==> juniper: inputs <==
==> flow/design.v <==
module p_datapath
	(clk, counter, data_ina, data_inb, data_rdy,key_ina, key_inb, cipher_out);
input clk, data_ina, data_inb;
input [1:0] data_rdy;
input [7:0] counter;
input [63:0] key_ina, key_inb;	
output [127:0] cipher_out;
wire [63:0] Xout_a, Xout_b, Yout_a, Yout_b;
data_share2 share_a(.clk(clk), .data_rdy(data_rdy), .counter(counter[0]), .data_in(data_ina), 
						 .key_in(key_ina), .X_out(Xout_a), .Y_out(Yout_a), .Y_in(Yout_b));				 
data_share2 share_b(.clk(clk), .data_rdy(data_rdy), .counter(counter[0]), .data_in(data_inb), 
						 .key_in(key_inb), .X_out(Xout_b), .Y_out(Yout_b), .Y_in(Yout_a));
wire [127:0] res1, res2;
reg sel1, sel2;
always @(*) begin
	if (134 <= counter) begin
		sel1 <= 1;
		sel2 <= 1;
	end
	else begin		
		sel1 <= 0;
		sel2 <= 0;
	end
end
quick_mux_128 SHARE_A_OUT_MUX_128( .in1({Xout_a, Yout_a}), .in2(128'd0), .out(res1), .sel(sel1) );
quick_mux_128 SHARE_B_OUT_MUX_128( .in1({Xout_b, Yout_b}), .in2(128'd0), .out(res2), .sel(sel2) );
assign cipher_out = res1 ^ res2;
endmodule  
module data_share2(clk, data_rdy, counter, data_in,key_in, X_out, Y_out, Y_in);
input clk, counter, data_in;
input [63:0] key_in;
input [1:0] data_rdy;	
input [63:0] Y_in;
output [63:0] X_out, Y_out;
reg [63:0] X, Y;
wire [63:0] XL1_1, XL2_1, XL8_1;
assign XL1_1 = {X[62:0], X[63]}; 
assign XL2_1 = {X[61:0], X[63:62]}; 
assign XL8_1 = {X[55:0], X[63:56]}; 
wire [63:0] YL1_1, YL8_2;
assign YL1_1 = {Y[62:0], Y[63]}; 
assign YL8_2 = {Y_in[55:0], Y_in[63:56]}; 
wire [63:0] sout1, sout2;
sub1 s1(Y, XL2_1, XL8_1, XL1_1, sout1);
sub1 s2(X, key_in, YL1_1, YL8_2, sout2);
always@(posedge clk)
begin
   if(data_rdy ==1) begin
		{X, Y} <= {data_in, X, Y[63:1]};
	end
	else if(data_rdy ==3) begin			
		if (counter == 1'b0) begin							
			X <= sout1 ;
			Y <= X;
		end
		else begin
			X <= sout2;
		end
	end
end
assign X_out = X;
assign Y_out = Y;
endmodule
module sub1(i1, i2, i3, i4, o1);
input [63:0] i1, i2, i3, i4;
output [63:0] o1;
wire [63:0] andout;
and4 a1(i3[3:0], i4[3:0], andout[3:0]);
and4 a2(i3[7:4], i4[7:4], andout[7:4]);
and4 a3(i3[11:8], i4[11:8], andout[11:8]);
and4 a4(i3[15:12], i4[15:12], andout[15:12]);
and4 a5(i3[19:16], i4[19:16], andout[19:16]);
and4 a6(i3[23:20], i4[23:20], andout[23:20]);
and4 a7(i3[27:24], i4[27:24], andout[27:24]);
and4 a8(i3[31:28], i4[31:28], andout[31:28]);
and4 a9(i3[35:32], i4[35:32], andout[35:32]);
and4 a10(i3[39:36], i4[39:36], andout[39:36]);
and4 a11(i3[43:40], i4[43:40], andout[43:40]);
and4 a12(i3[47:44], i4[47:44], andout[47:44]);
and4 a13(i3[51:48], i4[51:48], andout[51:48]);
and4 a14(i3[55:52], i4[55:52], andout[55:52]);
and4 a15(i3[59:56], i4[59:56], andout[59:56]);
and4 a16(i3[63:60], i4[63:60], andout[63:60]);
assign o1 = i1 ^ i2 ^ andout;
endmodule
module and4(a1, a2, andout);
input [3:0] a1,a2;
output [3:0] andout;
assign andout = a1 & a2;
endmodule
module quick_mux_128(in1, in2, out, sel);
input [127:0] in1,in2;
input sel;
output [127:0] out;
assign out = sel?(in1):in2;
endmodule	
`timescale 1ns / 1ps
module p_keysch10(clk, counter, data_in, data_rdy, key_out);
input clk, data_in;
input [1:0] data_rdy;
input [7:0] counter;
output [63:0] key_out;
reg [63:0] KX, KY;
localparam [0:67] Z = 68'b10101111011100000011010010011000101000010001111110010110110011101011;
localparam [63:0] c = 64'hfffffffffffffffc;
always@(posedge clk)
begin
	if(data_rdy == 2) begin
		{KX, KY} <= {data_in, KX, KY[63:1]};
	end
	else if(data_rdy == 3) begin
		if(counter[0] == 1'b1) begin
			KX <= c ^ Z[counter[7:1]] ^ KY ^ {KX[2:0],KX[63:3]} ^ {KX[3:0],KX[63:4]};
			KY <= KX;
		end
	end
end
assign key_out = KY ;
endmodule
`timescale 1ns / 1ps
module p_keysch11(clk, counter, data_in, data_rdy, key_out);
input clk, data_in;
input [1:0] data_rdy;
input [7:0] counter;
output [63:0] key_out;
reg [63:0] KX, KY;
always@(posedge clk)
begin
	if(data_rdy ==2) begin
		{KX, KY} <= {data_in, KX, KY[63:1]};
	end
	else if(data_rdy ==3) begin
		if(counter[0] == 1'b1) begin
			KX <= KY ^ {KX[2:0],KX[63:3]} ^ {KX[3:0],KX[63:4]};
			KY <= KX;
		end
	end
end
assign key_out = KY ;
endmodule
`timescale 1ns / 1ps
module simon2share(clk, data_ina, data_inb, data_rdy, cipher_out, Done);
input clk;
input data_ina, data_inb;
input [1:0] data_rdy;
output [127:0] cipher_out;
output reg Done;
reg [7:0] counter;
wire [63:0] keya, keyb;
always@(posedge clk)
begin
	if(data_rdy==0) begin
		counter <= 0;
	end
	else if(data_rdy ==3) begin			
		counter <= counter + 1;
	end
end
always @(posedge clk) begin
	if(data_rdy == 3 && (counter == 135))
		Done <= 1;			
	else
		Done <= 0;
end
p_datapath mydatapath(.clk(clk), .counter(counter), 
							 .data_ina(data_ina), .data_inb(data_inb),
							 .data_rdy(data_rdy), 
							 .key_ina(keya), .key_inb(keyb), 
							 .cipher_out(cipher_out));
p_keysch10 mykeysch_a(.clk(clk), .counter(counter), 
							 .data_in(data_ina), .data_rdy(data_rdy), .key_out(keya));
p_keysch11 mykeysch_b(.clk(clk), .counter(counter), 
							 .data_in(data_inb), .data_rdy(data_rdy), .key_out(keyb));						 
endmodule
==> flow/run.sh <==
#!/bin/bash
# the make line also repeats each setting of config.mk as NAME=value (left out here)
make -C /OpenROAD-flow-scripts/flow DESIGN_CONFIG=/design/flow/config.mk WORK_HOME=/design/flow/orfs CLKGATE_MAP_FILE= finish
==> flow/config.mk <==
export PLATFORM = sky130hd
export DESIGN_NAME = simon2share
export DESIGN_NICKNAME = simon2share
export VERILOG_FILES = /design/flow/design.v
export SDC_FILE = /design/flow/constraint.sdc
export NUM_CORES = 4
export LEC_CHECK = 0
export CAP_MARGIN = 20
export CORE_MARGIN = 2
export CORE_UTILIZATION = 72
export CTS_CLUSTER_SIZE = 32
export MAX_ROUTING_LAYER = met4
export PLACE_DENSITY = 0.41
export SETUP_SLACK_MARGIN = -0.23
export SLEW_MARGIN = 20
==> flow/constraint.sdc <==
create_clock -name core_clock -period 3.42 [get_ports {clk}]
set_input_delay 0.6840 -clock core_clock [delete_from_list [all_inputs] [get_ports {clk}]]
set_output_delay 0.6840 -clock core_clock [all_outputs]
set_load 0.01 [all_outputs]
==> zinc: changes against juniper <==
Settings changed: CELL_PAD_IN_SITES_DETAIL_PLACEMENT from default to 0, CORE_MARGIN 2 to 8, CORE_UTILIZATION 72 to 40, CTS_CLUSTER_SIZE 32 to 100, GPL_ROUTABILITY_DRIVEN from default to 0, GPL_TIMING_DRIVEN from default to 0, PLACE_DENSITY 0.41 to 0.6, SETUP_SLACK_MARGIN -0.23 to default, SLEW_MARGIN 20 to 5.
==> flow/constraint.sdc (replaced) <==
create_clock -name core_clock -period 5.0 [get_ports {clk}]
set_input_delay 1.0000 -clock core_clock [delete_from_list [all_inputs] [get_ports {clk}]]
set_output_delay 1.0000 -clock core_clock [all_outputs]
set_load 0.01 [all_outputs]
==> amber: changes against juniper <==
Settings changed: CORE_UTILIZATION 72 to 61, CTS_CLUSTER_SIZE 32 to default, MAX_ROUTING_LAYER met4 to default, PLACE_DENSITY 0.41 to 0.6, SETUP_SLACK_MARGIN -0.23 to 0.51.
==> flow/constraint.sdc (replaced) <==
create_clock -name core_clock -period 3.86 [get_ports {clk}]
set_input_delay 0.7720 -clock core_clock [delete_from_list [all_inputs] [get_ports {clk}]]
set_output_delay 0.7720 -clock core_clock [all_outputs]
set_load 0.01 [all_outputs]
==> ember: changes against juniper <==
Settings changed: CAP_MARGIN 20 to 0, CTS_CLUSTER_SIZE 32 to 14, MAX_ROUTING_LAYER met4 to default, PLACE_DENSITY 0.41 to 0.6, SETUP_SLACK_MARGIN -0.23 to default, SLEW_MARGIN 20 to 30, TNS_END_PERCENT from default to 65.
==> flow/constraint.sdc (replaced) <==
create_clock -name core_clock -period 2.5 [get_ports {clk}]
set_input_delay 0.5000 -clock core_clock [delete_from_list [all_inputs] [get_ports {clk}]]
set_output_delay 0.5000 -clock core_clock [all_outputs]
set_load 0.01 [all_outputs]
==> results <==
item	zinc	juniper	amber	ember
Outcome	complete, no violations	finished with violations	complete, no violations	finished with violations
Reasons for failing layout checks	-	setup timing	-	setup timing
Core ar.	81,500 um^2	45,100 um^2	52,800 um^2	45,100 um^2
Effective utilization at floorplan	40.1%	72.5%	62.0%	72.5%
FF/Latch Area	15,600 um^2	15,600 um^2	15,600 um^2	15,600 um^2
NetSw	0.00803 W	0.0114 W	0.00999 W	0.0167 W
Tightest Pin Transition	1.08 ns	1.44 ns	1.03 ns	0.930 ns
Met3 routed WL	7310 um	8490 um	7140 um	10,700 um
Switching Share	38.2%	37.5%	37.4%	38.5%
Path depth of the worst reg2reg path	9	7	4	9
Worst hold margin	0.611 ns	0.387 ns	0.546 ns	0.209 ns
Number of instances resized during post-cts repair	8	2	15	418
Flop share of the area	41.3%	42.8%	42.6%	40.8%
Worst Clk Skew	0.0223 ns	0.0249 ns	0.0142 ns	0.0154 ns
Via/cell ratio	5.24	6.06	5.78	6.23
OpenROAD warning count	29	37	35	37
Count of clock-net buffers in the final layout	76	65	80	64
Number of antenna violations at the first check in global routing	3	0	0	0
Final Cycle Share	95.2%	102%	85.7%	115%
Utilization after layout	46.3%	80.6%	69.2%	84.6%
Number of CTS-inserted buffers	58	56	58	55
Arrival time of the worst setup path	3.76 ns	2.81 ns	2.54 ns	2.39 ns
Power figures rest on the tool's default switching activity, not on a simulated workload.
